==> v37: inputs <==
// ahb_lite_fir_filter
module ahb_lite_fir_filter(
    input clk,
          n_rst,
    input logic hsel,
    input logic [3:0] haddr,
    input logic hsize,
    input logic [1:0] htrans,
    input logic hwrite,
    input logic [15:0] hwdata,
    output logic [15:0] hrdata,
    output logic hresp
);
make LEC_CHECK=0 CAP_MARGIN=30 CELL_PAD_IN_SITES_GLOBAL_PLACEMENT=2 CORE_ASPECT_RATIO=0.55 CORE_MARGIN=2 CORE_UTILIZATION=38 CTS_CLUSTER_DIAMETER=260 GPL_ROUTABILITY_DRIVEN=0 HOLD_SLACK_MARGIN=0.26 PLACE_DENSITY_LB_ADDON=0.26 SLEW_MARGIN=20 finish   # period 9.0 ns
run.sh (not shown) runs the stock make flow with config.mk's settings and CLKGATE_MAP_FILE=.
==> v38: changes against v37 <==
Settings changed: CAP_MARGIN 30 to 20, CELL_PAD_IN_SITES_GLOBAL_PLACEMENT 2 to unset, CORE_ASPECT_RATIO 0.55 to unset, CORE_UTILIZATION 38 to 67, CTS_CLUSTER_DIAMETER 260 to unset, GPL_ROUTABILITY_DRIVEN 0 to unset, HOLD_SLACK_MARGIN 0.26 to unset, PLACE_DENSITY_LB_ADDON 0.26 to unset, SETUP_SLACK_MARGIN set to 2.36.
==> flow/constraint.sdc (replaced) <==
create_clock -name core_clock -period 8.88 [get_ports {clk}]
set_input_delay 1.7760 -clock core_clock [delete_from_list [all_inputs] [get_ports {clk}]]
set_output_delay 1.7760 -clock core_clock [all_outputs]
set_load 0.01 [all_outputs]
==> v5: changes against v37 <==
Settings changed: CAP_MARGIN 30 to 15, CELL_PAD_IN_SITES_DETAIL_PLACEMENT set to 0, CELL_PAD_IN_SITES_GLOBAL_PLACEMENT 2 to 0, CORE_ASPECT_RATIO 0.55 to unset, CORE_MARGIN 2 to 4, CORE_UTILIZATION 38 to 37, CTS_CLUSTER_DIAMETER 260 to unset, GPL_TIMING_DRIVEN set to 0, HOLD_SLACK_MARGIN 0.26 to unset, MAX_ROUTING_LAYER set to met4, PLACE_DENSITY_LB_ADDON 0.26 to 0.18, SETUP_SLACK_MARGIN set to 3.35, SLEW_MARGIN 20 to 35.
==> flow/constraint.sdc (replaced) <==
create_clock -name core_clock -period 11.9 [get_ports {clk}]
set_input_delay 2.3800 -clock core_clock [delete_from_list [all_inputs] [get_ports {clk}]]
set_output_delay 2.3800 -clock core_clock [all_outputs]
set_load 0.01 [all_outputs]
==> v22: changes against v37 <==
Settings changed: ABC_AREA set to 1, CAP_MARGIN 30 to 20, CELL_PAD_IN_SITES_GLOBAL_PLACEMENT 2 to 0, CORE_ASPECT_RATIO 0.55 to unset, CORE_UTILIZATION 38 to 66, GPL_ROUTABILITY_DRIVEN 0 to 1, GPL_TIMING_DRIVEN set to 1, HOLD_SLACK_MARGIN 0.26 to unset, MAX_ROUTING_LAYER set to met5, PLACE_DENSITY_LB_ADDON 0.26 to unset, SETUP_SLACK_MARGIN set to -0.55, SLEW_MARGIN 20 to 35.
==> flow/constraint.sdc (replaced) <==
create_clock -name core_clock -period 6.97 [get_ports {clk}]
set_input_delay 1.3940 -clock core_clock [delete_from_list [all_inputs] [get_ports {clk}]]
set_output_delay 1.3940 -clock core_clock [all_outputs]
set_load 0.01 [all_outputs]
==> flow_summary.yaml <==
# implementation run metrics
run_status:
  status: "finished with violations"
  check.faults: "slew limit, setup timing"
yosys:
  yosys.area_share.simple_pct: 24.5
  syn_avg_cell_area_um2: 7.45
  ys_cells: 4382
power_and_ir_drop:
  powerComb_mw: 0.502
sta:
  report.final.slew_viol_count: 2
  setup_viol: 230
  layout_setup_ws_ps: -1530
clocking:
  clkTransAtPathRegs_ps: 60
flow_run:
  warnings: 54
the above is filed under v22

==> flow_summary.yaml <==
# implementation run metrics
yosys:
  yosys.area_share.simple_pct: 14.9
  ys_cells: 3523
sta:
  setup_viol: 0
  report.final.slew_viol_count: 0
  layout_setup_ws_ps: 224
clocking:
  clkTransAtPathRegs_ps: 70
flow_run:
  warnings: 50
run_status:
  status: "finished clean"
the above is filed under v37

==> flow_summary.yaml <==
# implementation run metrics
run_status:
  status: "finished clean"
yosys:
  common_cells: "455 x nand2_1, 418 x dfrtp_1, 401 x nor2_1"
  ys_cells: 3523
  syn_avg_cell_area_um2: 9.15
sta:
  report.final.slew_viol_count: 0
  layout_setup_ws_ps: 415
power_and_ir_drop:
  powerComb_mw: 0.409
clocking:
  clkTransAtPathRegs_ps: 70
placed_design:
  pre_cts_slack_ps: 301
  gp_congestion: 1.04
flow_run:
  warnings: 52
the above is filed under v38

==> flow_summary.yaml <==
# implementation run metrics
run_status:
  status: "finished clean"
sta:
  report.final.slew_viol_count: 0
  layout_setup_ws_ps: 3460
  setup_viol: 0
power_and_ir_drop:
  powerComb_mw: 0.348
the above is filed under v5

